==> design/flow/design.v <==
module complex_adder_subtractor #(
    parameter WIDTH=32
) (
    input [WIDTH-1:0] a,
    input [WIDTH-1:0] b,
    input addNotSub,
    output reg [WIDTH-1:0] result
);
    always @(*) begin
        if (addNotSub) begin
            result[WIDTH-1:WIDTH/2] = a[WIDTH-1:WIDTH/2] + b[WIDTH-1:WIDTH/2];
            result[WIDTH/2-1:0] = a[WIDTH/2-1:0] + b[WIDTH/2-1:0];
        end else begin
            result[WIDTH-1:WIDTH/2] = a[WIDTH-1:WIDTH/2] - b[WIDTH-1:WIDTH/2];
            result[WIDTH/2-1:0] = a[WIDTH/2-1:0] - b[WIDTH/2-1:0];
        end
    end
endmodule
module complex_multiplier #(
    parameter WIDTH=32
) (
    input [WIDTH-1:0] a,
    input [WIDTH-1:0] b,
    output [2*WIDTH-1:0] result
);
    wire signed [WIDTH-1:0] a_real = { {(WIDTH/2+1){a[WIDTH/2-1]}}, a[WIDTH/2-1:0] };
    wire signed [WIDTH-1:0] b_real = { {(WIDTH/2+1){b[WIDTH/2-1]}}, b[WIDTH/2-1:0] };
    wire signed [WIDTH-1:0] a_img = { {(WIDTH/2+1){a[WIDTH-1]}}, a[WIDTH-1:WIDTH/2] };
    wire signed [WIDTH-1:0] b_img = { {(WIDTH/2+1){b[WIDTH-1]}}, b[WIDTH-1:WIDTH/2] };
    wire signed [WIDTH-1:0] result_real = a_real * b_real - a_img * b_img;
    wire signed [WIDTH-1:0] result_img = a_real * b_img + a_img * b_real;
    assign result[WIDTH-1:0] = result_real;
    assign result[2*WIDTH-1:WIDTH] = result_img;
endmodule
module complex_mean_square (
    input wire i_clk,
    input wire i_arst,
    input wire i_en,
    input wire [2:0] i_log2_samples,
    input wire        i_valid,
    input wire [31:0] i_y,
    input wire [31:0] i_y_hat,
    output reg        o_valid,
    output reg [63:0] o_data
);
    wire [31:0] y_diff_w;
    wire [63:0] sq_diff_complex_w;
    wire        sq_diff_valid_w;
    wire [63:0] sum_res_w;
    wire [8:0]  num_samples_w = 1 << i_log2_samples;
    reg [8:0]  sample_rx_cnt_r;
    reg [8:0]  sample_proc_cnt_r;
    reg [1:0]  state_r, next_state_r;
    localparam S_IDLE      = 2'b00;
    localparam S_INIT      = 2'b01;
    localparam S_COMPUTING = 2'b10;
    localparam S_FINALIZE  = 2'b11;
    complex_adder_subtractor #(.WIDTH(32)) y_difference_module (
        .a(i_y),
        .b(i_y_hat),
        .addNotSub(1'b0),
        .result(y_diff_w)
    );
    complex_multiplier cpow_calculator (
        .a(y_diff_w),
        .b(y_diff_w),
        .result(sq_diff_complex_w)
    );
    assign sq_diff_valid_w = i_valid;
    complex_adder_subtractor #(.WIDTH(64)) square_sum (
        .a(o_data),  
        .b(sq_diff_complex_w),
        .addNotSub(1'b1),
        .result(sum_res_w)
    );
    always @(posedge i_clk or posedge i_arst) begin
        if (i_arst)
            state_r <= S_IDLE;
        else
            state_r <= next_state_r;
    end
    always @(*) begin
        next_state_r = state_r;
        case (state_r)
            S_IDLE:      if (i_en) next_state_r = S_INIT;
            S_INIT:      next_state_r = S_COMPUTING;
            S_COMPUTING: if (sample_rx_cnt_r == num_samples_w && sample_proc_cnt_r == num_samples_w)
                             next_state_r = S_FINALIZE;
            S_FINALIZE:  next_state_r = S_IDLE;
            default:     next_state_r = S_IDLE;
        endcase
    end
    always @(posedge i_clk or posedge i_arst) begin
        if (i_arst) begin
            o_valid           <= 1'b0;
            o_data            <= 64'b0;
            sample_rx_cnt_r   <= 9'b0;
            sample_proc_cnt_r <= 9'b0;
        end else begin
            o_valid <= 1'b0;  
            case (state_r)
                S_INIT: begin
                    o_data            <= 64'b0;
                    sample_rx_cnt_r   <= 9'b0;
                    sample_proc_cnt_r <= 9'b0;
                end
                S_COMPUTING: begin
                    sample_rx_cnt_r <= sample_rx_cnt_r;
                    sample_proc_cnt_r <= sample_proc_cnt_r;
                    if (i_valid && sample_rx_cnt_r < num_samples_w) begin
                        sample_rx_cnt_r <= sample_rx_cnt_r + 1;
                    end
                    if (sq_diff_valid_w && !(sample_proc_cnt_r == num_samples_w)) begin
                        sample_proc_cnt_r <= sample_proc_cnt_r + 1;
                        o_data <= sum_res_w;
                    end
                end
                S_FINALIZE: begin
					o_valid        <= 1'b1;  
					o_data[31:0]   <= $signed(o_data[31:0]) >>> i_log2_samples;
					o_data[63:32]  <= $signed(o_data[63:32]) >>> i_log2_samples;
                end
            endcase
        end
    end
endmodule
==> design/flow/run.sh <==
#!/bin/bash
# the make line also repeats each setting of config.mk as NAME=value (left out here)
make -C /OpenROAD-flow-scripts/flow DESIGN_CONFIG=/design/flow/config.mk WORK_HOME=/design/flow/orfs CLKGATE_MAP_FILE= finish
==> design/flow/config.mk <==
export PLATFORM = sky130hd
export DESIGN_NAME = complex_mean_square
export DESIGN_NICKNAME = complex_mean_square
export VERILOG_FILES = /design/flow/design.v
export SDC_FILE = /design/flow/constraint.sdc
export NUM_CORES = 4
export LEC_CHECK = 0
export CAP_MARGIN = 20
export CORE_MARGIN = 2
export CORE_UTILIZATION = 62
export CTS_CLUSTER_SIZE = 98
export SLEW_MARGIN = 20
==> design/flow/constraint.sdc <==
create_clock -name core_clock -period 14.3 [get_ports {i_clk}]
set_input_delay 2.8600 -clock core_clock [delete_from_list [all_inputs] [get_ports {i_clk}]]
set_output_delay 2.8600 -clock core_clock [all_outputs]
set_load 0.01 [all_outputs]
==> results of run 1 <==
## final cells by class
| type | count | area, µm² |
|---|---|---|
| Antenna cell | 2 | 5.00 |
| Clock buffer | 9 | 225 |
| Clock inverter | 7 | 95.1 |
| Fill cell | 5019 | 19300 |
| Inverter | 980 | 3680 |
| Multi-Input combinational cell | 2860 | 30500 |
| Sequential cell | 87 | 2180 |
| Tap cell | 773 | 967 |
| Timing Repair Buffer | 212 | 1920 |
## metal layers
layer	routed length (µm)	share of wire, %	global-route usage, %	up-vias
met5	0	0	0	-
met4	4660	4.5	14.4	0
met3	8840	8.6	5.99	226
met2	49200	48	57.9	1235
met1	40500	39	48.1	14259
li1	-	-	-	12627
## through the flow
stage	setup WS [ps]	util, %
6_report	900	67.2
3_5_place_dp	616	66.7
4_1_cts	925	67.2
2_1_floorplan	1870	-
3_3_place_gp	790	66.7
5_1_grt	241	67.2
==> run notes, run 1 <==
Results of the full flow below.

Logic synthesis:
- The run puts the post-synthesis mux area share at 3.72%.
- The synth_stat.txt file lists the number of cells as 4,072.
- The run puts the adder-cell area share of the yosys netlist at 55.5%.
- The synthesized design contains 0 enable-type register cells.
- The run gives the share of synthesized cell area in and, or, nand and nor gates as 11.3%.
- The netlist uses 78 different library cells.
- The run gives the top cell type's share of synthesized area as 44.7%.
- sky130_fd_sc_hd__inv_1 is the most common cell in the netlist.
- The run puts the fraction of the yosys area taken by sequential cells at 5.91%.
- Summed over all instances, the cell type with the most area after synthesis is sky130_fd_sc_hd__fa_1.
- The run puts the register bit count reported by yosys at 87.
- After Yosys synthesis, XOR and XNOR cells account for 3.60% of the synthesized area.
- The run gives the count of yosys warnings during synthesis as 3.
- Among the non-sequential cells, adder cells take the most area.
- The run puts the proportion of synthesized flip-flops having asynchronous set or reset at 100%.
- The run puts the synthesis area per yosys at 36,900 µm².
- The run gives the synthesized cell area as 36,900 µm².
- The synthesis run shows the most used standard cells to be 965 x sky130_fd_sc_hd__inv_1, 824 x sky130_fd_sc_hd__fa_1, 418 x sky130_fd_sc_hd__nor2_1.
- For reference, the post-synthesis area per instance comes to 9.05 µm².
- The run gives the most common flop cell mapped by yosys as sky130_fd_sc_hd__dfrtp_1.
- The run gives the post-synthesis compound-gate area fraction as 8.38%.
- The run puts the synthesized net count at 5,284.
- The run gives the gate count of the mapped netlist as 4,072.
- For reference, the top cells by area after synthesis are sky130_fd_sc_hd__fa_1 45%, sky130_fd_sc_hd__ha_1 11%, sky130_fd_sc_hd__inv_1 9.8%, sky130_fd_sc_hd__dfrtp_1 5.8%, sky130_fd_sc_hd__nor2_1 4.3%.

Worst setup path:
- STA lists the endpoint of the worst register-to-register path as o_data[28].
- The run gives the maximum fanout encountered on the critical timing path as 5.
- In the setup report, the worst path falls into the class in2reg.
- The most critical setup path has its startpoint at i_y[0].
- The timing report gives the biggest stage delay along the critical path as 570 ps.
- Among all stages on the critical path, the largest delay is contributed by sky130_fd_sc_hd__fa_1.
- The run gives the depth of the critical timing path with buffers and inverters included as 42.
- The run puts the endpoint arrival time on the critical path at 13,720 ps.
- STA classifies the critical path startpoint as a primary input.
- The run gives the cell class contributing the biggest share of worst-path delay as AND-OR/OR-AND gates.
- Looking at the reg2reg group, the worst path starts from o_data[10].
- The critical path ends at o_data[62].
- The run gives the number of buffers and inverters on the critical path as 8.
- The run puts the worst-case reg-to-reg path depth at 22.
- The setup check on the worst reg-to-reg path leaves a slack of 7180 ps.
- The run gives the required time of the worst setup path as 14,620 ps.
- The run gives the critical path capture point type as a flop.

Timing:
- The run gives the minimum clock period as 13,400 ps.
- Based on the critical path, the design can be clocked at up to 74.6 MHz.
- The run gives the worst slew margin relative to its limit as 33.6%.
- The transition time recorded at the tightest slew-check pin is 997 ps.
- In the final report, the number of hold violations comes to 0.
- The run puts the final hold slack at 474 ps.
- Setup repair after global routing left no endpoint under its margin.
- Across the routed clock network, the largest skew measured is 14.8 ps.
- The run puts the share of the clock period used by the worst path at 93.7%.
- Endpoints with negative setup slack in the final report add up to 0.
- After routing, the total negative slack on setup checks comes to 0 ps.
- Pins over their slew limit in the final report were tallied at 0.

CTS:
- TritonCTS built the clock tree.
- Once the clock tree was built, the resizer swapped 0 gates to a different size.
- The run puts the number of buffers created by CTS at 9.
- The run puts the hold buffer count at cts at 0.
- The run puts the H-tree depth at 3.
- The run gives the total clock sinks as 87.
- The run puts the maximum clock insertion buffer count at 2.
- Looking at the clock tree report, the root buffer type is sky130_fd_sc_hd__clkbuf_16.
- The run puts the clock input transition at the sequential cells of the worst setup and hold paths at 80 ps.
- The run gives the insertion delay to the later sink of the worst-skew pair as 390 ps.
- The run gives the number of buffers added for setup after CTS as 0.

Detailed routing:
- The run puts the detailed-route wire length at 103,000 µm.
- The run puts the total number of vias at 28,347.
- The run gives the initial detailed-routing violation count as 2,100.
- The routed layout reports a DRC error count of 0.
- The run puts the number of routed nets with antenna violations at 0.
- The run puts the average detailed-routed wire length per instance at 20.9 µm.
- The run gives the average vias per placed instance as 5.75.
- The run puts the number of detailed-routing iterations run before antenna repair at 6.

Run status:
- The flow ran to the end and the layout has no timing, DRC or antenna violations.

Global routing:
- The run puts the initial antenna violation count at 1.
- The run puts the number of global-route vias before repair at 29,715.
- Entering global routing, the biggest net connects 72 pins.
- Global routing consumed, over all layers together, 35.7% of the routing resources.
- The run gives the total overflow reported by the global router as 0.
- The run puts the global-route wire length before repair at 165,000 µm.

Job:
- The run gives the max capacitance violation total as 0.
- Across all stage logs, warnings added up to 44.

Cells and area:
- The run gives the number of nets at the end of the flow as 5,362.
- The run gives the cell area after layout as 39,600 µm².
- The run gives the count of non-filler cells in the finished layout as 4,930.
- The run puts the signed area change from the synthesized netlist to the final layout at 7.43%.

Floorplan:
- The run gives the number of rows in the core area as 89.
- From bottom edge to top edge, the die measures 248 µm.
- The overall die size recorded for this design is 61,400 µm².
- The run puts the core footprint at 58,900 µm².
- The share of the core area taken by cells at floorplan is 62.6%.
- The run gives the die extent in x as 248 µm.
- The run gives the I/O pin total as 136.

Worst hold path:
- The endpoint of the worst hold path is reported as state_r[0].
- Counting instances, the worst hold path has a depth of 2.
- The worst hold path begins at state_r[0].
- The run gives the class of the tightest hold or removal check as reg2reg.

Placed design:
- The HPWL after detailed placement is 83,000 µm.
- Input and output buffers added on the ports amount to 135.
- The run gives the routability-driven placement congestion ratio as 0.930.
- The run gives the count of placed standard cells including taps as 4,912.
- The run puts the cell area after placement at 39,300 µm².
==> run 2: changes to the inputs <==
- CORE_UTILIZATION: 62 -> 70
- CTS_CLUSTER_SIZE: 98 -> 41
- HOLD_SLACK_MARGIN: unset -> -0.08
- MAX_ROUTING_LAYER: unset -> met4
- clock period: 14.3 -> 9.57 ns (I/O delays scaled with it)
==> run 2 against run 1 <==
Against the previous run: the layout now fails its checks (setup timing); core utilization up 22 points; synthesized cell count unchanged; wire length up 21%; cell count up 11%; critical endpoint is now o_data[31]; largest cell class unchanged; highest routed layer unchanged.
==> run notes, run 2 <==
Results of the full flow below.

Run status:
- Result of the run: complete, but fails checks (was no timing/DRC/antenna violations).
- The layout checks failed on setup timing.

Timing:
- The run puts the number of setup violations in the final report at 42 (was 0).
- The run gives the final-report max-slew violation count as 0 (unchanged).
- The run puts the share of the clock period used by the worst path at 120% (was 93.7%).
- Setup repair after global routing missed its margin: yes (was no).
- Subtracting the final worst setup slack from the clock period gives 11,450 ps.
- The run puts the worst-case clock skew at 19.7 ps (was 14.8 ps).
- The run gives the setup slack after layout as -1880 ps (was 900 ps).
- The run puts the slew at the pin with the worst max-slew slack at 1050 ps (was 997 ps).
- The run puts the number of endpoints with negative hold slack in the final report at 0 (unchanged).
- The run puts the highest clock frequency the design can meet at 87.3 MHz.
- The run gives the worst slew margin relative to its limit as 30.1% (was 33.6%).

Logic synthesis:
- The post-synthesis mux area share came to 3.72% (unchanged).
- The run gives the parity-gate share of the synthesized area counting xor and xnor cells as 3.60% (unchanged).
- Commonest cells in the netlist: 965 x sky130_fd_sc_hd__inv_1, 824 x sky130_fd_sc_hd__fa_1, 418 x sky130_fd_sc_hd__nor2_1 (unchanged).
- The run puts the fraction of the yosys area taken by sequential cells at 5.91% (unchanged).
- The proportion of synthesized flip-flops having asynchronous set or reset was 100% (unchanged).
- The run puts the synthesized net count at 5,284 (unchanged).
- The run gives the per-instance average area after synthesis as 9.05 µm² (unchanged).
- The synthesis area per yosys was 36,900 µm² (unchanged).
- The most common flop cell mapped by yosys is sky130_fd_sc_hd__dfrtp_1 (unchanged).
- The run puts the number of enable-type register cells in the synthesized netlist at 0 (unchanged).
- The dominant kind of combinational cell is adder cells (unchanged).
- The run gives the gate count of the mapped netlist as 4,072 (unchanged).
- The run gives the cell with the most instances after synthesis as sky130_fd_sc_hd__inv_1 (unchanged).
- The run puts the share of synthesized cell area in and, or, nand and nor gates at 11.3% (unchanged).
- Ranking of synthesized cells by area: sky130_fd_sc_hd__fa_1 45%, sky130_fd_sc_hd__ha_1 11%, sky130_fd_sc_hd__inv_1 9.8%, sky130_fd_sc_hd__dfrtp_1 5.8%, sky130_fd_sc_hd__nor2_1 4.3% (unchanged).
- The run gives the yosys cell count as 4,072 (unchanged).
- The run gives the count of yosys warnings during synthesis as 3 (unchanged).
- The run gives the synthesized cell area as 36,900 µm² (unchanged).
- The run gives the adder-cell area share of the yosys netlist as 55.5% (unchanged).
- The run gives the post-synthesis compound-gate area fraction as 8.38% (unchanged).
- The run gives the top cell type's share of synthesized area as 44.7% (unchanged).
- The number of distinct library cells after synthesis is 78 (unchanged).
- The cell type with the largest total area is sky130_fd_sc_hd__fa_1 (unchanged).
- The run gives the register bit count reported by yosys as 87 (unchanged).

Worst setup path:
- The run gives the maximum fanout encountered on the critical timing path as 8 (was 5).
- The kind of critical path is in2reg (unchanged).
- The run puts the required time of the worst setup path at 9860 ps (was 14,620 ps).
- The run puts the slack of the worst reg-to-reg path at 2680 ps (was 7180 ps).
- The depth of the critical timing path with buffers and inverters included came to 40 (was 42).
- The beginning of the critical path is i_y[0] (unchanged).
- The kind of launch point of the worst setup path is a primary input (unchanged).
- The run gives the cell with the biggest individual delay on the critical path as sky130_fd_sc_hd__fa_1 (unchanged).
- The run gives the worst-case reg-to-reg path depth as 21 (was 22).
- The run gives the biggest cell delay along the critical path as 740 ps (was 570 ps).
- The timing endpoint of the critical path is o_data[31] (was o_data[62]).
- The critical path capture point type was a flop (unchanged).
- Per STA, the library cell used most along the worst path is sky130_fd_sc_hd__fa_1.
- The run puts the endpoint arrival time on the critical path at 11,750 ps (was 13,720 ps).
- The run puts the number of buffers and inverters on the critical path at 11 (was 8).
- The launching point of the worst reg2reg path is o_data[15] (was o_data[10]).
- The run gives the cell class contributing the biggest share of worst-path delay as adder cells (was AND-OR/OR-AND gates).
- The critical register-to-register path endpoint was o_data[31] (was o_data[28]).

CTS:
- The run puts the maximum clock insertion buffer count at 2 (unchanged).
- The run gives the hold buffer count at cts as 0 (unchanged).
- The number of buffers created by CTS is 9 (unchanged).
- The H-tree depth is 3 (unchanged).
- The TritonCTS clock tree is yes (unchanged).
- The insertion delay to the later sink of the worst-skew pair was 380 ps (was 390 ps).
- The run puts the clock input transition at the sequential cells of the worst setup and hold paths at 70 ps (was 80 ps).
- The run gives the root buffer cell as sky130_fd_sc_hd__clkbuf_16 (unchanged).
- The run gives the total clock sinks as 87 (unchanged).

Cells and area:
- The run puts the final core utilization at 88.9% (was 67.2%).
- The signed area change from the synthesized netlist to the final layout is 26.3% (was 7.43%).
- The run puts the flip-flop and latch area at 2180 µm² (unchanged).
- The run gives the cell area after layout as 46,600 µm² (was 39,600 µm²).
- The run puts the number of fill cells at 2,502 (was 5,019).
- The number of nets at the end of the flow was 5,989 (was 5,362).
- The multi-input gate area in the final layout was 32,300 µm² (was 30,500 µm²).

Floorplan:
- The number of rows in the core area was 84 (was 89).
- The run puts the die extent in x at 234 µm (was 248 µm).
- The run puts the core footprint at 52,300 µm² (was 58,900 µm²).
- The run puts the floorplan die area at 54,500 µm² (was 61,400 µm²).
- The run gives the die height as 234 µm (was 248 µm).
- The floorplan core density was 70.4% (was 62.6%).
- The run puts the I/O pin total at 136 (unchanged).

Worst hold path:
- The hold path startpoint was state_r[0] (unchanged).
- The run gives the hold path endpoint as state_r[0] (unchanged).
- The class of the tightest hold or removal check is reg2reg (unchanged).
- The run gives the number of instances on the worst hold path as 2 (unchanged).

Placed design:
- The run puts the count of port buffers added during placement at 135 (unchanged).
- The routability-driven placement congestion ratio was 0.999 (was 0.930).
- The half-perimeter wire length after detailed placement came to 94,000 µm (was 83,000 µm).
- The cell area after placement was 44,200 µm² (was 39,300 µm²).

Job:
- The max capacitance violation total came to 0 (unchanged).
- The run gives the count of warning messages emitted by the tools as 47 (was 44).

Detailed routing:
- The run puts the average vias per placed instance at 6.09 (was 5.75).
- The run gives the total number of vias as 33,373 (was 28,347).
- The detailed-route wire length was 125,000 µm (was 103,000 µm).
- The run gives the number of detailed-routing iterations run before antenna repair as 6 (unchanged).
- The run puts the number of remaining DRC errors at 0 (unchanged).
- The initial detailed-routing violation count came to 3,042 (was 2,100).
- The run gives the average detailed-routed wire length per instance as 22.8 µm (was 20.9 µm).
- The number of routed nets with antenna violations was 0 (unchanged).

Global routing:
- The total overflow reported by the global router is 0 (unchanged).
- The number of global-route vias before repair was 35,533 (was 29,715).
- The run puts the maximum number of pins on one net before global-route repair at 67 (was 72).
- The run puts the all-layer global routing usage at 46.1% (was 35.7%).
- The run gives the initial antenna violation count as 5 (was 1).
- The global-route wire length before repair came to 185,000 µm (was 165,000 µm).
run 2: metrics by stage:
stage	worst slack (ps)	setup TNS, ps	hold slack, ps	cells
floorplan	-1270	-21630	393	4072
global placement	-2330	-68380	457	5388
detailed placement	-2510	-73580	474	5388
CTS	-1480	-34310	485	5441
global route	-2100	-56610	526	5476
finish	-1880	-45900	481	5476
run 2: area by class of cell:
cell class | instances | share of cell area [%]
Antenna cell | 6 | 0.0323
Clock buffer | 10 | 0.492
Clock inverter | 6 | 0.148
Inverter | 980 | 8.01
Multi-Input combinational cell | 2860 | 69.5
Sequential cell | 87 | 4.68
Tap cell | 688 | 1.85
Timing Repair Buffer | 839 | 15.3
run 2: per-layer routing:
layer  up-vias  wire, µm  GRT usage (%)  share of wire (%)
li1      13879         -              -                  -
met1     16396     41100           53.4                 33
met2      2219     58100           72.0                 46
met3       879     13700           9.86                 11
met4         0     12100           32.4                9.7
met5         -         0              -                  0
run 2: timing repair:
item	CTS	global route
buffers inserted	43	41
endpoints found under the setup margin	43	43
pin swaps	176	185
gates resized	218	181
==> run 3: changes to the inputs <==
- CELL_PAD_IN_SITES_DETAIL_PLACEMENT: unset -> 0
- CORE_UTILIZATION: 70 -> 72
- CTS_CLUSTER_SIZE: 41 -> unset
- GPL_TIMING_DRIVEN: unset -> 1
- HOLD_SLACK_MARGIN: -0.08 -> unset
- MAX_ROUTING_LAYER: met4 -> unset
- PLACE_DENSITY: unset -> 0.65
- SETUP_SLACK_MARGIN: unset -> 1.57
- SLEW_MARGIN: 20 -> 40
- TNS_END_PERCENT: unset -> 20
- clock period: 9.57 -> 11.6 ns (I/O delays scaled with it)
==> run 3 against run 2 <==
Against the previous run: the layout still fails its checks (setup timing); core utilization is 2.0 points lower; via count is 4.8% lower; critical path type unchanged.
==> run notes, run 3 <==
Results of the full flow below.

Worst setup path:
- The launching point of the worst reg2reg path is o_data[15] (unchanged).
- The run gives the critical path capture point type as a flop (unchanged).
- The most used cell along the critical path is sky130_fd_sc_hd__fa_2 (was sky130_fd_sc_hd__fa_1).
- The run puts the depth of the critical timing path with buffers and inverters included at 44 (was 40).
- The endpoint arrival time on the critical path is 12,020 ps (was 11,750 ps).
- The run gives the critical register-to-register path endpoint as o_data[25] (was o_data[31]).
- The run gives the cell class contributing the biggest share of worst-path delay as adder cells (unchanged).
- The kind of launch point of the worst setup path is a primary input (unchanged).
- The timing endpoint of the critical path is o_data[63] (was o_data[31]).
- The number of buffers and inverters on the critical path came to 9 (was 11).
- The run puts the worst-case reg-to-reg path depth at 22 (was 21).
- The run gives the biggest cell delay along the critical path as 580 ps (was 740 ps).
- The run puts the slack of the worst reg-to-reg path at 5020 ps (was 2680 ps).
- The run gives the required time of the worst setup path as 11,840 ps (was 9860 ps).
- The kind of critical path is in2reg (unchanged).
- The cell with the biggest individual delay on the critical path was sky130_fd_sc_hd__fa_2 (was sky130_fd_sc_hd__fa_1).
- The run gives the maximum fanout encountered on the critical timing path as 5 (was 8).
- The beginning of the critical path is i_y_hat[1] (was i_y[0]).

Placed design:
- The count of port buffers added during placement was 135 (unchanged).
- The placement-stage worst setup slack is -773 ps (was -2510 ps).
- The run puts the half-perimeter wire length after detailed placement at 89,500 µm (was 94,000 µm).
- The run puts the routability-driven placement congestion ratio at 0.994 (was 0.999).

Logic synthesis:
- The run puts the synthesized net count at 5,284 (unchanged).
- The run gives the synthesis area per yosys as 36,900 µm² (unchanged).
- The run puts the register bit count reported by yosys at 87 (unchanged).
- Ranking of synthesized cells by area: sky130_fd_sc_hd__fa_1 45%, sky130_fd_sc_hd__ha_1 11%, sky130_fd_sc_hd__inv_1 9.8%, sky130_fd_sc_hd__dfrtp_1 5.8%, sky130_fd_sc_hd__nor2_1 4.3% (unchanged).
- The run puts the top cell type's share of synthesized area at 44.7% (unchanged).
- The run puts the fraction of the yosys area taken by sequential cells at 5.91% (unchanged).
- The run gives the number of distinct library cells after synthesis as 78 (unchanged).
- The run puts the proportion of synthesized flip-flops having asynchronous set or reset at 100% (unchanged).
- The run puts the adder-cell area share of the yosys netlist at 55.5% (unchanged).
- The run puts the post-synthesis mux area share at 3.72% (unchanged).
- The dominant kind of combinational cell is adder cells (unchanged).
- The run gives the gate count of the mapped netlist as 4,072 (unchanged).
- The run puts the yosys cell count at 4,072 (unchanged).
- The run puts the synthesized cell area at 36,900 µm² (unchanged).
- The run gives the post-synthesis compound-gate area fraction as 8.38% (unchanged).
- The cell with the most instances after synthesis is sky130_fd_sc_hd__inv_1 (unchanged).
- The parity-gate share of the synthesized area counting xor and xnor cells was 3.60% (unchanged).
- The run puts the per-instance average area after synthesis at 9.05 µm² (unchanged).
- The cell type with the largest total area was sky130_fd_sc_hd__fa_1 (unchanged).
- The run puts the share of synthesized cell area in and, or, nand and nor gates at 11.3% (unchanged).
- The run gives the most common flop cell mapped by yosys as sky130_fd_sc_hd__dfrtp_1 (unchanged).
- The run puts the number of enable-type register cells in the synthesized netlist at 0 (unchanged).
- Commonest cells in the netlist: 965 x sky130_fd_sc_hd__inv_1, 824 x sky130_fd_sc_hd__fa_1, 418 x sky130_fd_sc_hd__nor2_1 (unchanged).
- The run puts the count of yosys warnings during synthesis at 3 (unchanged).

Timing:
- The run gives the setup TNS after final layout as -567 ps (was -45,900 ps).
- The run gives the share of the clock period used by the worst path as 102% (was 120%).
- The run gives the worst-case clock skew as 19.7 ps (about the same).
- The number of setup violations in the final report is 6 (was 42).
- The smallest clock period supported by the final layout is computed as 11,780 ps.
- Based on the critical path, the design can be clocked at up to 84.9 MHz.
- The final hold slack is 509 ps (was 481 ps).
- The run gives the number of endpoints with negative hold slack in the final report as 0 (unchanged).
- The run gives the slew at the pin with the worst max-slew slack as 863 ps (was 1050 ps).
- The worst slew margin relative to its limit is 42.4% (was 30.1%).
- Setup repair after global routing missed its margin: yes (unchanged).
- The setup slack after layout came to -182 ps (was -1880 ps).
- The run gives the final-report max-slew violation count as 0 (unchanged).

Cells and area:
- The signed area change from the synthesized netlist to the final layout is 18.8% (was 26.3%).
- The run puts the number of nets at the end of the flow at 5,732 (was 5,989).
- The run puts the final core utilization at 86.9% (was 88.9%).

CTS:
- The TritonCTS clock tree is yes (unchanged).
- The run puts the total clock sinks at 87 (unchanged).
- The H-tree depth is 3 (unchanged).
- The maximum clock insertion buffer count came to 2 (unchanged).
- The run puts the insertion delay to the later sink of the worst-skew pair at 380 ps (about the same).
- The run puts the clock input transition at the sequential cells of the worst setup and hold paths at 90 ps (was 70 ps).
- The run gives the root buffer cell as sky130_fd_sc_hd__clkbuf_16 (unchanged).
- The number of buffers created by CTS came to 9 (unchanged).

Floorplan:
- The run gives the die extent in x as 230 µm (was 234 µm).
- The run gives the number of rows in the core area as 82 (was 84).
- The floorplan core density came to 73.2% (was 70.4%).
- The run gives the die height as 230 µm (was 234 µm).
- The core footprint came to 50,400 µm² (was 52,300 µm²).
- The run gives the I/O pin total as 136 (unchanged).
- The run puts the floorplan die area at 53,000 µm² (was 54,500 µm²).

Job:
- The count of warning messages emitted by the tools is 47 (unchanged).
- The run gives the max capacitance violation total as 0 (unchanged).

Worst hold path:
- The hold path startpoint is state_r[0] (unchanged).
- The class of the tightest hold or removal check is reg2reg (unchanged).
- The hold path endpoint is state_r[0] (unchanged).
- The number of instances on the worst hold path is 2 (unchanged).

Detailed routing:
- The run puts the average vias per placed instance at 6.11 (was 6.09).
- The number of remaining DRC errors came to 0 (unchanged).
- The number of routed nets with antenna violations came to 0 (unchanged).
- The run gives the number of detailed-routing iterations run before antenna repair as 6 (unchanged).
- The run gives the average detailed-routed wire length per instance as 22.0 µm (was 22.8 µm).
- The run gives the total number of vias as 31,781 (was 33,373).
- The detailed-route wire length is 114,000 µm (was 125,000 µm).
- The initial detailed-routing violation count came to 2,864 (was 3,042).

Global routing:
- The maximum number of pins on one net before global-route repair was 72 (was 67).
- The run puts the global-route wire length before repair at 180,000 µm (was 185,000 µm).
- The run gives the total overflow reported by the global router as 0 (unchanged).
- The run puts the number of global-route vias before repair at 34,331 (was 35,533).
- The run gives the initial antenna violation count as 4 (was 5).
- The run puts the all-layer global routing usage at 44.2% (was 46.1%).

Run status:
- Checks that blocked a clean result: setup timing (unchanged).
- Result of the run: complete, but fails checks (unchanged).
-- run 3: metal layers --
metal,global-route usage [%],routed length (µm),vias to the layer above
met2,72.0,53600,2078
met4,27.5,9860,2
met1,53.9,38700,15659
met5,0,10,-
met3,9.69,12300,690
li1,-,-,13352
-- run 3: metrics by stage --
stage	instances	cell area [µm²]
after floorplan	4072	37400
after global placement	5143	42200
after detailed placement	5143	42200
after CTS	5184	43100
after global routing	5197	43800
final	5201	43800
-- run 3: area by class of cell --
class                      count  area [µm²]
clock inverter                 6        53.8
clock buffer                  10         229
timing repair buffer         582        5030
multi-input combinational   2860       31700
sequential                    87        2180
inverter                     980        3720
fill                        2729        6590
antenna                        4        10.0
tap                          672         841
-- run 3: what timing repair did --
action / CTS / global route
pin swaps: 87 / 151
cloned: 0 / 0
setup endpoints to repair: 42 / 42
hold buffers: 0 / 0
buffers inserted: 25 / 13
resized: 115 / 153
==> run 4: changes to the inputs <==
- ABC_AREA: unset -> 1
- CELL_PAD_IN_SITES_DETAIL_PLACEMENT: 0 -> unset
- CORE_ASPECT_RATIO: unset -> 0.91
- CTS_CLUSTER_DIAMETER: unset -> 192
- CTS_CLUSTER_SIZE: unset -> 99
- GPL_TIMING_DRIVEN: 1 -> unset
- HOLD_SLACK_MARGIN: unset -> 0.3
- PLACE_DENSITY: 0.65 -> unset
- PLACE_DENSITY_LB_ADDON: unset -> 0.15
- SETUP_SLACK_MARGIN: 1.57 -> -0.38
- TNS_END_PERCENT: 20 -> unset
- clock period: 11.6 -> 5.59 ns (I/O delays scaled with it)
==> run 4 against run 3 <==
Against the previous run: the flow now stops in clock tree synthesis; synthesized cell count up 18%; die size up 3.2%; synthesized area up 3.3%.
==> run notes, run 4 <==
Notes from the flow run.

Logic synthesis:
- The run gives the synthesized cell area as 38,100 µm² (was 36,900 µm²).
- The run puts the share of synthesized cell area in and, or, nand and nor gates at 17.5% (was 11.3%).
- The run gives the synthesized net count as 6,034 (was 5,284).
- The run gives the number of enable-type register cells in the synthesized netlist as 0 (unchanged).
- The run puts the post-synthesis mux area share at 0.105% (was 3.72%).
- The run puts the gate count of the mapped netlist at 4,822 (was 4,072).
- The proportion of synthesized flip-flops having asynchronous set or reset was 100% (unchanged).
- The run gives the dominant kind of combinational cell as adder cells (unchanged).
- The run gives the cell type with the largest total area as sky130_fd_sc_hd__fa_1 (unchanged).
- The run gives the per-instance average area after synthesis as 7.90 µm² (was 9.05 µm²).
- The parity-gate share of the synthesized area counting xor and xnor cells was 1.86% (was 3.60%).
- The synthesis area per yosys was 38,100 µm² (was 36,900 µm²).
- Ranking of synthesized cells by area: sky130_fd_sc_hd__fa_1 43%, sky130_fd_sc_hd__inv_1 12%, sky130_fd_sc_hd__ha_1 10%, sky130_fd_sc_hd__nand2_1 8.6%, sky130_fd_sc_hd__dfrtp_1 5.7% (was sky130_fd_sc_hd__fa_1 45%, sky130_fd_sc_hd__ha_1 11%, sky130_fd_sc_hd__inv_1 9.8%, sky130_fd_sc_hd__dfrtp_1 5.8%, sky130_fd_sc_hd__nor2_1 4.3%).
- The run puts the adder-cell area share of the yosys netlist at 53.7% (was 55.5%).
- The run gives the post-synthesis compound-gate area fraction as 7.53% (was 8.38%).
- Commonest cells in the netlist: 1,175 x sky130_fd_sc_hd__inv_1, 868 x sky130_fd_sc_hd__nand2_1, 824 x sky130_fd_sc_hd__fa_1 (was 965 x sky130_fd_sc_hd__inv_1, 824 x sky130_fd_sc_hd__fa_1, 418 x sky130_fd_sc_hd__nor2_1).
- The run gives the count of yosys warnings during synthesis as 3 (unchanged).
- The top cell type's share of synthesized area is 43.3% (was 44.7%).
- The run gives the most common flop cell mapped by yosys as sky130_fd_sc_hd__dfrtp_1 (unchanged).
- The yosys cell count is 4,822 (was 4,072).
- The cell with the most instances after synthesis was sky130_fd_sc_hd__inv_1 (unchanged).
- The run gives the register bit count reported by yosys as 87 (unchanged).
- The run gives the fraction of the yosys area taken by sequential cells as 5.72% (was 5.91%).
- The number of distinct library cells after synthesis was 54 (was 78).

Floorplan:
- The number of rows in the core area was 80 (was 82).
- The run gives the die extent in x as 245 µm (was 230 µm).
- The floorplan die area was 54,700 µm² (was 53,000 µm²).
- The run gives the die height as 223 µm (was 230 µm).
- The run puts the floorplan core density at 72.7% (was 73.2%).
- The run puts the core footprint at 52,400 µm² (was 50,400 µm²).
- The I/O pin total came to 136 (unchanged).

Placed design:
- The run puts the count of port buffers added during placement at 135 (unchanged).
- The run gives the half-perimeter wire length after detailed placement as 124,000 µm (was 89,500 µm).
- The placement-stage worst setup slack was -4420 ps (was -773 ps).
- The run puts the routability-driven placement congestion ratio at 1.03 (was 0.994).
- The count of placed standard cells including taps was 6,257 (was 5,143).

Run status:
- Result of the run: stopped before the end (was complete, but fails checks).
- The run ended at clock tree synthesis.
- The first error in the log reads "[ERROR DPL-0033] detailed placement checks failed during check placement".
## run 4: through the flow
| step | util, % | instance area, µm² |
|---|---|---|
| 2_1_floorplan | - | 39600 |
| 3_3_place_gp | 89.8 | 47000 |
| 3_5_place_dp | 89.9 | 47000 |
==> run 5: changes to the inputs <==
- CAP_MARGIN: 20 -> 10
- CELL_PAD_IN_SITES_DETAIL_PLACEMENT: unset -> 0
- CORE_ASPECT_RATIO: 0.91 -> unset
- CORE_MARGIN: 2 -> 9
- CORE_UTILIZATION: 72 -> 39
- CTS_CLUSTER_DIAMETER: 192 -> 332
- CTS_CLUSTER_SIZE: 99 -> 98
- GPL_TIMING_DRIVEN: unset -> 0
- HOLD_SLACK_MARGIN: 0.3 -> unset
- PLACE_DENSITY_LB_ADDON: 0.15 -> 0.02
- SETUP_SLACK_MARGIN: -0.38 -> 1.57
- TNS_END_PERCENT: unset -> 20
- clock period: 5.59 -> 7.64 ns (I/O delays scaled with it)
==> run 5 against run 4 <==
Against the previous run: now fails the layout checks on setup timing; synthesized area unchanged; synthesized cell count is the same; die size is 99% higher.
==> run notes, run 5 <==
Results of the full flow below.

Logic synthesis:
- The run puts the share of synthesized cell area in and, or, nand and nor gates at 17.5% (unchanged).
- The run gives the count of yosys warnings during synthesis as 3 (unchanged).
- The synthesized cell area came to 38,100 µm² (unchanged).
- The run gives the synthesized net count as 6,034 (unchanged).
- The post-synthesis compound-gate area fraction was 7.53% (unchanged).
- The fraction of the yosys area taken by sequential cells came to 5.72% (unchanged).
- The dominant kind of combinational cell is adder cells (unchanged).
- The run gives the cell type with the largest total area as sky130_fd_sc_hd__fa_1 (unchanged).
- The run puts the gate count of the mapped netlist at 4,822 (unchanged).
- The proportion of synthesized flip-flops having asynchronous set or reset is 100% (unchanged).
- The run puts the parity-gate share of the synthesized area counting xor and xnor cells at 1.86% (unchanged).
- The yosys cell count is 4,822 (unchanged).
- The run puts the synthesis area per yosys at 38,100 µm² (unchanged).
- The top cell type's share of synthesized area was 43.3% (unchanged).
- The run puts the adder-cell area share of the yosys netlist at 53.7% (unchanged).
- The run gives the cell with the most instances after synthesis as sky130_fd_sc_hd__inv_1 (unchanged).
- The run puts the number of distinct library cells after synthesis at 54 (unchanged).
- Ranking of synthesized cells by area: sky130_fd_sc_hd__fa_1 43%, sky130_fd_sc_hd__inv_1 12%, sky130_fd_sc_hd__ha_1 10%, sky130_fd_sc_hd__nand2_1 8.6%, sky130_fd_sc_hd__dfrtp_1 5.7% (unchanged).
- The run gives the number of enable-type register cells in the synthesized netlist as 0 (unchanged).
- The run gives the register bit count reported by yosys as 87 (unchanged).
- The post-synthesis mux area share is 0.105% (unchanged).
- Commonest cells in the netlist: 1,175 x sky130_fd_sc_hd__inv_1, 868 x sky130_fd_sc_hd__nand2_1, 824 x sky130_fd_sc_hd__fa_1 (unchanged).
- The run gives the per-instance average area after synthesis as 7.90 µm² (unchanged).
- The most common flop cell mapped by yosys is sky130_fd_sc_hd__dfrtp_1 (unchanged).

CTS:
- The run gives the hold buffer count at cts as 0.
- The run puts the clock input transition at the sequential cells of the worst setup and hold paths at 70 ps.
- The run puts the number of buffers created by CTS at 9.
- The run gives the insertion delay to the later sink of the worst-skew pair as 360 ps.
- The run gives the total clock sinks as 87.
- In this run the clock root is driven by a sky130_fd_sc_hd__clkbuf_16.
- The clock passes through at most 2 buffers.
- TritonCTS built the clock tree.
- The H-tree generated during clock tree synthesis spans 3 levels.

Run status:
- The checks that failed: setup timing.
- Result of the run: complete, but fails checks (was stopped before the end).

Detailed routing:
- For this run, the detailed router reports a per-instance via density of 5.14.
- In this run the remaining antenna-violating nets after routing total 0.
- The run puts the detailed-route wire length at 154,000 µm.
- The run puts the number of remaining DRC errors at 0.
- The iteration count recorded for the first detailed-route pass is 6.
- The run gives the average detailed-routed wire length per instance as 23.9 µm.
- The final route contains 33,262 vias.
- The run gives the initial detailed-routing violation count as 2,574.

Floorplan:
- The die height came to 330 µm (was 223 µm).
- The run puts the die extent in x at 330 µm (was 245 µm).
- The floorplan core density came to 39.4% (was 72.7%).
- The run puts the I/O pin total at 136 (unchanged).
- The run puts the core footprint at 96,700 µm² (was 52,400 µm²).
- The floorplan die area came to 109,000 µm² (was 54,700 µm²).
- The run gives the number of rows in the core area as 114 (was 80).

Worst setup path:
- The run gives the biggest cell delay along the critical path as 530 ps.
- For this design, the slowest cell found on the critical path is sky130_fd_sc_hd__fa_1.
- The OpenROAD report gives the critical path a required time of 7890 ps.
- The run puts the maximum fanout encountered on the critical timing path at 8.
- The run gives the worst-case reg-to-reg path depth as 21.
- The run gives the depth of the critical timing path with buffers and inverters included as 48.
- The run gives the kind of critical path as in2reg.
- The run gives the slack of the worst reg-to-reg path as 1650 ps.
- The worst setup path is captured at a flop.
- In this design, the largest share of critical-path delay is due to adder cells.
- For the worst reg-to-reg path, the startpoint reported by OpenROAD is o_data[15].
- The most critical setup path has its endpoint at o_data[63].
- The run gives the number of buffers and inverters on the critical path as 15.
- The worst setup path is launched from a primary input.
- By instance count, the cell type seen most on the critical path is sky130_fd_sc_hd__inv_1.
- According to the timing report, the critical path is launched from i_y[16].
- Data arrives at the worst endpoint at 9630 ps.
- The run gives the critical register-to-register path endpoint as o_data[24].

Timing:
- The run gives the share of the clock period used by the worst path as 123%.
- The run gives the final-report max-slew violation count as 0.
- The run puts the worst slew margin relative to its limit at 36.6%.
- The run gives the number of setup violations in the final report as 50.
- After layout, the minimum clock period comes to 9380 ps.
- The run puts the number of endpoints with negative hold slack in the final report at 0.
- The run puts the final hold slack at 390 ps.
- The run puts the highest clock frequency the design can meet at 107 MHz.
- Setup slack on the critical path of the routed design comes to -1740 ps.
- The run gives the slew at the pin with the worst max-slew slack as 951 ps.
- Setup repair after global routing could not meet its margin everywhere.
- The run puts the worst-case clock skew at 7.91 ps.

Placed design:
- The run puts the count of port buffers added during placement at 133 (was 135).
- The run puts the routability-driven placement congestion ratio at 0.945 (was 1.03).
- The half-perimeter wire length after detailed placement came to 127,000 µm (was 124,000 µm).
- The run puts the cell area after placement at 41,700 µm² (was 47,000 µm²).

Cells and area:
- From synthesis to final layout, the design area changed by 24.8%.
- The run gives the number of nets at the end of the flow as 6,401.
- Registers take 2180 µm².
- The run puts the cell area after layout at 47,500 µm².
- The run gives the multi-input gate area in the final layout as 34,000 µm².
- The final layout report lists a filler cell count of 9,616.

Global routing:
- The run gives the number of global-route vias before repair as 34,147.
- The run puts the all-layer global routing usage at 28.4%.
- Summed over all layers, the global routing overflow is 0.
- The run puts the maximum number of pins on one net before global-route repair at 60.
- The run puts the initial antenna violation count at 11.
- The first global-routing pass estimated 228,000 µm of wire.

Job:
- The run puts the max capacitance violation total at 0.
- The run gives the count of warning messages emitted by the tools as 45.

Worst hold path:
- The worst hold path passes through 0 cells.
- Per the hold report, the tightest min-delay path originates at state_r[3].
- The run gives the class of the tightest hold or removal check as reg2reg.
- The run gives the hold path endpoint as o_valid.
run 5: stage by stage:
stage                     worst slack, ps  util, %  std cells  setup TNS, ps
final                               -1740     49.1       6470         -64280
after global routing                -2080     49.1       6469         -79160
after CTS                           -1930     47.2       6388         -69970
after detailed placement            -3980     43.1       6233        -167870
after global placement              -4880     42.9       6231        -216830
after floorplan                     -1300        -       4822         -44360
run 5: final cells by class:
cell class              count  area share [%]
multi-input cells        3391            71.6
inverters                1189            9.66
repair buffers            356            6.97
flip-flops and latches     87            4.59
well taps                1276            3.36
plain buffers             155            3.20
clock buffers              12           0.540
clock inverters             3          0.0896
diodes                      1         0.00527
run 5: what timing repair did:
action	4_1_cts	5_1_grt
endpoints found under the setup margin	58	56
pin swaps	135	173
setup buffers	139	79
gates cloned	1	2
resized	632	319
run 5: per-layer routing:
layer	wire length (µm)	vias up	track usage, %	share of wire, %
li1	-	15186	-	-
met1	68200	16722	40.7	44
met2	68600	1131	43.8	44
met3	11900	219	4.86	7.7
met4	5670	4	8.14	3.7
met5	27	-	0	0.017
==> run 6: changes to the inputs <==
- ABC_AREA: 1 -> unset
- CAP_MARGIN: 10 -> 0
- CELL_PAD_IN_SITES_DETAIL_PLACEMENT: 0 -> unset
- CORE_ASPECT_RATIO: unset -> 0.5
- CORE_MARGIN: 9 -> 2
- CORE_UTILIZATION: 39 -> 72
- CTS_CLUSTER_DIAMETER: 332 -> 211
- GPL_TIMING_DRIVEN: 0 -> unset
- PLACE_DENSITY_LB_ADDON: 0.02 -> unset
- SETUP_SLACK_MARGIN: 1.57 -> -0.62
- SLEW_MARGIN: 40 -> 20
- TNS_END_PERCENT: 20 -> 10
- clock period: 7.64 -> 7.85 ns (I/O delays scaled with it)
==> run 6 against run 5 <==
Against the previous run: the run now fails in global routing; die size is 51% lower; synthesized area down 3.2%; synthesized cell count down 16%.
==> run notes, run 6 <==
Notes from the flow run.

Placed design:
- The run puts the placement-stage worst setup slack at -4010 ps (was -3980 ps).
- The run gives the routability-driven placement congestion ratio as 1.06 (was 0.945).
- The run gives the half-perimeter wire length after detailed placement as 109,000 µm (was 127,000 µm).
- The count of port buffers added during placement is 135 (was 133).

Logic synthesis:
- The run gives the post-synthesis mux area share as 3.72% (was 0.105%).
- The run puts the parity-gate share of the synthesized area counting xor and xnor cells at 3.60% (was 1.86%).
- The adder-cell area share of the yosys netlist came to 55.5% (was 53.7%).
- Commonest cells in the netlist: 965 x sky130_fd_sc_hd__inv_1, 824 x sky130_fd_sc_hd__fa_1, 418 x sky130_fd_sc_hd__nor2_1 (was 1,175 x sky130_fd_sc_hd__inv_1, 868 x sky130_fd_sc_hd__nand2_1, 824 x sky130_fd_sc_hd__fa_1).
- The run gives the number of enable-type register cells in the synthesized netlist as 0 (unchanged).
- The run gives the number of distinct library cells after synthesis as 78 (was 54).
- The most common flop cell mapped by yosys is sky130_fd_sc_hd__dfrtp_1 (unchanged).
- The run gives the synthesized net count as 5,284 (was 6,034).
- Ranking of synthesized cells by area: sky130_fd_sc_hd__fa_1 45%, sky130_fd_sc_hd__ha_1 11%, sky130_fd_sc_hd__inv_1 9.8%, sky130_fd_sc_hd__dfrtp_1 5.8%, sky130_fd_sc_hd__nor2_1 4.3% (was sky130_fd_sc_hd__fa_1 43%, sky130_fd_sc_hd__inv_1 12%, sky130_fd_sc_hd__ha_1 10%, sky130_fd_sc_hd__nand2_1 8.6%, sky130_fd_sc_hd__dfrtp_1 5.7%).
- The run gives the gate count of the mapped netlist as 4,072 (was 4,822).
- The per-instance average area after synthesis was 9.05 µm² (was 7.90 µm²).
- The run puts the share of synthesized cell area in and, or, nand and nor gates at 11.3% (was 17.5%).
- The run gives the proportion of synthesized flip-flops having asynchronous set or reset as 100% (unchanged).
- The cell type with the largest total area was sky130_fd_sc_hd__fa_1 (unchanged).
- The run puts the count of yosys warnings during synthesis at 3 (unchanged).
- The dominant kind of combinational cell was adder cells (unchanged).
- The run gives the cell with the most instances after synthesis as sky130_fd_sc_hd__inv_1 (unchanged).
- The run gives the yosys cell count as 4,072 (was 4,822).
- The run puts the post-synthesis compound-gate area fraction at 8.38% (was 7.53%).
- The run puts the fraction of the yosys area taken by sequential cells at 5.91% (was 5.72%).
- The register bit count reported by yosys came to 87 (unchanged).
- The run gives the synthesis area per yosys as 36,900 µm² (was 38,100 µm²).
- The run gives the synthesized cell area as 36,900 µm² (was 38,100 µm²).
- The top cell type's share of synthesized area was 44.7% (was 43.3%).

Floorplan:
- The floorplan die area came to 53,100 µm² (was 109,000 µm²).
- The run gives the die height as 164 µm (was 330 µm).
- The run gives the core footprint as 50,400 µm² (was 96,700 µm²).
- The run puts the floorplan core density at 73.1% (was 39.4%).
- The run gives the die extent in x as 324 µm (was 330 µm).
- The run gives the I/O pin total as 136 (unchanged).
- The number of rows in the core area came to 58 (was 114).

Run status:
- Progress stopped at global routing.
- Result of the run: stopped before the end (was complete, but fails checks).

CTS:
- The run puts the total clock sinks at 87 (unchanged).
- The hold buffer count at cts is 0 (unchanged).
- The run puts the maximum clock insertion buffer count at 2 (unchanged).
- The H-tree depth was 3 (unchanged).
- The root buffer cell is sky130_fd_sc_hd__clkbuf_16 (unchanged).
- The run puts the number of buffers created by CTS at 9 (unchanged).
==> run 6: stage by stage <==
| step | hold WS, ps | instances | area [µm²] |
|---|---|---|---|
| after floorplan | 393 | 4072 | 37200 |
| after global placement | 457 | 5409 | 44100 |
| after detailed placement | 469 | 5409 | 44100 |
| after CTS | 482 | 5448 | 45100 |
==> run 6: what timing repair did <==
item	CTS
endpoints found under the setup margin	49
pin swaps	90
gates resized	166
setup buffers	26
==> run 7: changes to the inputs <==
- CAP_MARGIN: 0 -> 20
- CELL_PAD_IN_SITES_DETAIL_PLACEMENT: unset -> 2
- CORE_ASPECT_RATIO: 0.5 -> unset
- CORE_MARGIN: 2 -> 9
- CORE_UTILIZATION: 72 -> 31
- CTS_CLUSTER_DIAMETER: 211 -> unset
- CTS_CLUSTER_SIZE: 98 -> unset
- GPL_ROUTABILITY_DRIVEN: unset -> 0
- GPL_TIMING_DRIVEN: unset -> 1
- MAX_ROUTING_LAYER: unset -> met4
- MIN_ROUTING_LAYER: unset -> met2
- PLACE_DENSITY_LB_ADDON: unset -> 0.02
- SETUP_SLACK_MARGIN: -0.62 -> 0.7
- SLEW_MARGIN: 20 -> 25
- TNS_END_PERCENT: 10 -> 20
- clock period: 7.85 -> 7.64 ns (I/O delays scaled with it)
==> run 7 against run 6 <==
Against the previous run: synthesized area stayed put; now fails the layout checks on setup timing; die size up 150%; synthesized cell count unchanged.
==> run notes, run 7 <==
Results of the full flow below.

Detailed routing:
- Nets still carrying antenna violations after routing amount to 0.
- The run puts the average vias per placed instance at 6.62.
- The routed layout has 42,462 vias.
- The run gives the average detailed-routed wire length per instance as 23.6 µm.
- The run puts the initial detailed-routing violation count at 4,505.
- The run gives the detailed-route wire length as 151,000 µm.
- The run gives the number of remaining DRC errors as 0.
- The run puts the number of detailed-routing iterations run before antenna repair at 6.

Logic synthesis:
- The per-instance average area after synthesis came to 9.05 µm² (unchanged).
- Commonest cells in the netlist: 965 x sky130_fd_sc_hd__inv_1, 824 x sky130_fd_sc_hd__fa_1, 418 x sky130_fd_sc_hd__nor2_1 (unchanged).
- The run puts the post-synthesis mux area share at 3.72% (unchanged).
- The run gives the number of enable-type register cells in the synthesized netlist as 0 (unchanged).
- The synthesized net count was 5,284 (unchanged).
- The run gives the cell with the most instances after synthesis as sky130_fd_sc_hd__inv_1 (unchanged).
- The run puts the top cell type's share of synthesized area at 44.7% (unchanged).
- The adder-cell area share of the yosys netlist was 55.5% (unchanged).
- The run puts the count of yosys warnings during synthesis at 3 (unchanged).
- The share of synthesized cell area in and, or, nand and nor gates was 11.3% (unchanged).
- The run gives the cell type with the largest total area as sky130_fd_sc_hd__fa_1 (unchanged).
- Ranking of synthesized cells by area: sky130_fd_sc_hd__fa_1 45%, sky130_fd_sc_hd__ha_1 11%, sky130_fd_sc_hd__inv_1 9.8%, sky130_fd_sc_hd__dfrtp_1 5.8%, sky130_fd_sc_hd__nor2_1 4.3% (unchanged).
- The run puts the register bit count reported by yosys at 87 (unchanged).
- The post-synthesis compound-gate area fraction was 8.38% (unchanged).
- The dominant kind of combinational cell was adder cells (unchanged).
- The gate count of the mapped netlist was 4,072 (unchanged).
- The number of distinct library cells after synthesis is 78 (unchanged).
- The parity-gate share of the synthesized area counting xor and xnor cells came to 3.60% (unchanged).
- The run puts the proportion of synthesized flip-flops having asynchronous set or reset at 100% (unchanged).
- The fraction of the yosys area taken by sequential cells is 5.91% (unchanged).
- The run puts the yosys cell count at 4,072 (unchanged).
- The run puts the synthesized cell area at 36,900 µm² (unchanged).
- The most common flop cell mapped by yosys is sky130_fd_sc_hd__dfrtp_1 (unchanged).
- The run gives the synthesis area per yosys as 36,900 µm² (unchanged).

Worst setup path:
- Following the worst setup path forward leads to its endpoint at o_data[31].
- The run puts the worst-case reg-to-reg path depth at 21.
- The run gives the number of buffers and inverters on the critical path as 9.
- STA classifies the critical path startpoint as a primary input.
- Looking at the setup timing report, the critical path kind is in2reg.
- The timing report shows the most common cell along the critical path to be sky130_fd_sc_hd__fa_1.
- The run gives the critical path capture point type as a flop.
- For this design, the slowest cell found on the critical path is sky130_fd_sc_hd__fa_2.
- Along the worst path, the maximum fanout reaches 5.
- The run gives the depth of the critical timing path with buffers and inverters included as 39.
- The run gives the slack of the worst reg-to-reg path as 750 ps.
- The run gives the endpoint arrival time on the critical path as 11,010 ps.
- The run gives the launching point of the worst reg2reg path as o_data[15].
- The run gives the beginning of the critical path as i_y_hat[1].
- The capture point of the worst register-to-register path is recorded as o_data[31].
- The run gives the cell class contributing the biggest share of worst-path delay as adder cells.
- The run puts the biggest cell delay along the critical path at 590 ps.
- The run gives the required time of the worst setup path as 7970 ps.

CTS:
- For the worst-skew pair, the clock arrives at the later sink with an insertion delay of 410 ps.
- The run gives the TritonCTS clock tree as yes.
- Clock-pin slew was measured on the worst setup and hold paths at 80 ps.
- The number of buffers created by CTS came to 9 (unchanged).
- The H-tree depth came to 3 (unchanged).
- The run gives the maximum clock insertion buffer count as 2 (unchanged).
- The run puts the total clock sinks at 87 (unchanged).
- The run gives the root buffer cell as sky130_fd_sc_hd__clkbuf_16 (unchanged).

Job:
- The report counts max-capacitance violations totalling 0.
- The run gives the count of warning messages emitted by the tools as 45.

Global routing:
- The run gives the all-layer global routing usage as 36.3%.
- The run gives the global-route wire length before repair as 230,000 µm.
- The initial antenna violation count was 6.
- The run puts the total overflow reported by the global router at 0.
- The run gives the maximum number of pins on one net before global-route repair as 66.
- The run gives the number of global-route vias before repair as 53,994.

Timing:
- After layout, the setup clock skew is reported as 15.7 ps.
- Static timing analysis puts the maximum clock frequency at 93.7 MHz.
- The run puts the worst slew margin relative to its limit at 32.5%.
- Setup repair after global routing could not meet its margin everywhere.
- The final max-slew violation count recorded for this run is 0.
- The run gives the share of the clock period used by the worst path as 140%.
- The run puts the number of endpoints with negative hold slack in the final report at 0.
- For the finished layout, the period the worst path requires is 10,680 ps.
- The run gives the slew at the pin with the worst max-slew slack as 1010 ps.
- The run gives the final hold slack as 486 ps.
- The run puts the setup slack after layout at -3040 ps.
- The run puts the number of setup violations in the final report at 52.

Placed design:
- The run gives the half-perimeter wire length after detailed placement as 125,000 µm (was 109,000 µm).
- The run gives the count of port buffers added during placement as 135 (unchanged).

Floorplan:
- The die height is 363 µm (was 164 µm).
- The floorplan core density is 31.2% (was 73.1%).
- The number of rows in the core area came to 126 (was 58).
- The core footprint is 118,000 µm² (was 50,400 µm²).
- The run puts the die extent in x at 363 µm (was 324 µm).
- The I/O pin total was 136 (unchanged).
- The floorplan die area was 132,000 µm² (was 53,100 µm²).

Cells and area:
- The run gives the flip-flop and latch area as 2180 µm².
- The run gives the signed area change from the synthesized netlist to the final layout as 30.3%.
- The run gives the number of nets at the end of the flow as 6,049.
- The layout report lists the multi-input gate area as 32,100 µm².
- The run gives the number of fill cells as 12,984.

Worst hold path:
- The run gives the number of instances on the worst hold path as 2.
- The run gives the hold path startpoint as state_r[0].
- Looking at the hold checks, the worst path lands on state_r[0].
- According to the hold report, the worst path is of the reg2reg type.

Run status:
- The reasons given for failing layout checks are setup timing.
- Result of the run: complete, but fails checks (was stopped before the end).
run 7: timing repair:
item | 4_1_cts | 5_1_grt
setup buffers | 38 | 24
pin swaps | 107 | 67
setup endpoints to repair | 55 | 55
hold buffers | 0 | 0
resized | 193 | 149
cloned | 0 | 0
run 7: area by class of cell:
type	instances	share of cell area, %
diodes	38	0.198
clock buffers	10	0.497
clock inverters	6	0.159
inverters	980	7.80
multi-input cells	2860	66.7
flip-flops and latches	87	4.54
well taps	1536	4.00
repair buffers	899	16.1
run 7: per-stage QoR:
step | util [%] | instance area [µm²] | std cells | setup TNS, ps | setup slack (ps)
after CTS | 39.9 | 47100 | 6354 | -102000 | -2860
after global placement | 38.8 | 45900 | 6300 | -152120 | -3920
after detailed placement | 38.8 | 45900 | 6300 | -157940 | -4120
final | 40.7 | 48000 | 6416 | -108040 | -3040
after floorplan | - | 37400 | 4072 | -91390 | -2820
after global routing | 40.7 | 48000 | 6410 | -127670 | -3390
run 7: routing by layer:
layer  wire (µm)  vias up  global-route usage, %
met5           0        -                      -
met4        6300        0                   2.55
met3       62200      579                   48.4
met2       82800    12156                   43.0
met1           0    15794                      -
li1            -    13933                      -
==> run 8: changes to the inputs <==
- CAP_MARGIN: 20 -> 15
- CELL_PAD_IN_SITES_DETAIL_PLACEMENT: 2 -> unset
- CELL_PAD_IN_SITES_GLOBAL_PLACEMENT: unset -> 2
- CORE_MARGIN: 9 -> 2
- CORE_UTILIZATION: 31 -> 70
- CTS_CLUSTER_DIAMETER: unset -> 124
- GPL_ROUTABILITY_DRIVEN: 0 -> 1
- GPL_TIMING_DRIVEN: 1 -> 0
- MAX_ROUTING_LAYER: met4 -> unset
- MIN_ROUTING_LAYER: met2 -> unset
- PLACE_DENSITY_LB_ADDON: 0.02 -> 0.27
- SETUP_SLACK_MARGIN: 0.7 -> 2.05
- SLEW_MARGIN: 25 -> 20
- TNS_END_PERCENT: 20 -> unset
- clock period: 7.64 -> 16.5 ns (I/O delays scaled with it)
==> run 8 against run 7 <==
Against the previous run: the flow now stops in global placement without I/O; synthesized area unchanged; die size shrank 59%; synthesized cell count unchanged.
==> run notes, run 8 <==
Notes from the flow run.

Logic synthesis:
- The run gives the share of synthesized cell area in and, or, nand and nor gates as 11.3% (unchanged).
- The run puts the synthesis area per yosys at 36,900 µm² (unchanged).
- The run puts the count of yosys warnings during synthesis at 3 (unchanged).
- The run puts the synthesized net count at 5,284 (unchanged).
- The most common flop cell mapped by yosys is sky130_fd_sc_hd__dfrtp_1 (unchanged).
- The run puts the top cell type's share of synthesized area at 44.7% (unchanged).
- The cell type with the largest total area is sky130_fd_sc_hd__fa_1 (unchanged).
- The run gives the number of distinct library cells after synthesis as 78 (unchanged).
- The post-synthesis compound-gate area fraction is 8.38% (unchanged).
- The proportion of synthesized flip-flops having asynchronous set or reset came to 100% (unchanged).
- The run gives the cell with the most instances after synthesis as sky130_fd_sc_hd__inv_1 (unchanged).
- The run gives the number of enable-type register cells in the synthesized netlist as 0 (unchanged).
- The run puts the post-synthesis mux area share at 3.72% (unchanged).
- The run gives the synthesized cell area as 36,900 µm² (unchanged).
- Commonest cells in the netlist: 965 x sky130_fd_sc_hd__inv_1, 824 x sky130_fd_sc_hd__fa_1, 418 x sky130_fd_sc_hd__nor2_1 (unchanged).
- The run puts the fraction of the yosys area taken by sequential cells at 5.91% (unchanged).
- The gate count of the mapped netlist came to 4,072 (unchanged).
- Ranking of synthesized cells by area: sky130_fd_sc_hd__fa_1 45%, sky130_fd_sc_hd__ha_1 11%, sky130_fd_sc_hd__inv_1 9.8%, sky130_fd_sc_hd__dfrtp_1 5.8%, sky130_fd_sc_hd__nor2_1 4.3% (unchanged).
- The register bit count reported by yosys is 87 (unchanged).
- The run gives the yosys cell count as 4,072 (unchanged).
- The run gives the dominant kind of combinational cell as adder cells (unchanged).
- The run gives the adder-cell area share of the yosys netlist as 55.5% (unchanged).
- The run puts the per-instance average area after synthesis at 9.05 µm² (unchanged).
- The parity-gate share of the synthesized area counting xor and xnor cells is 3.60% (unchanged).

Floorplan:
- The run puts the floorplan die area at 54,500 µm² (was 132,000 µm²).
- The run gives the floorplan core density as 70.4% (was 31.2%).
- The run gives the die height as 234 µm (was 363 µm).
- The number of rows in the core area was 84 (was 126).
- The run puts the core footprint at 52,300 µm² (was 118,000 µm²).
- The run gives the die extent in x as 234 µm (was 363 µm).

Run status:
- Result of the run: stopped before the end (was complete, but fails checks).
- The first error in the log reads "[ERROR FLW-0024] Place density exceeds 1.0 (current PLACE_DENSITY_LB_ADDON =  0.27). Please check if the value of  PLACE_DENSITY_LB_ADDON is between 0 and 0.99".
- The flow halted during global placement without I/O.
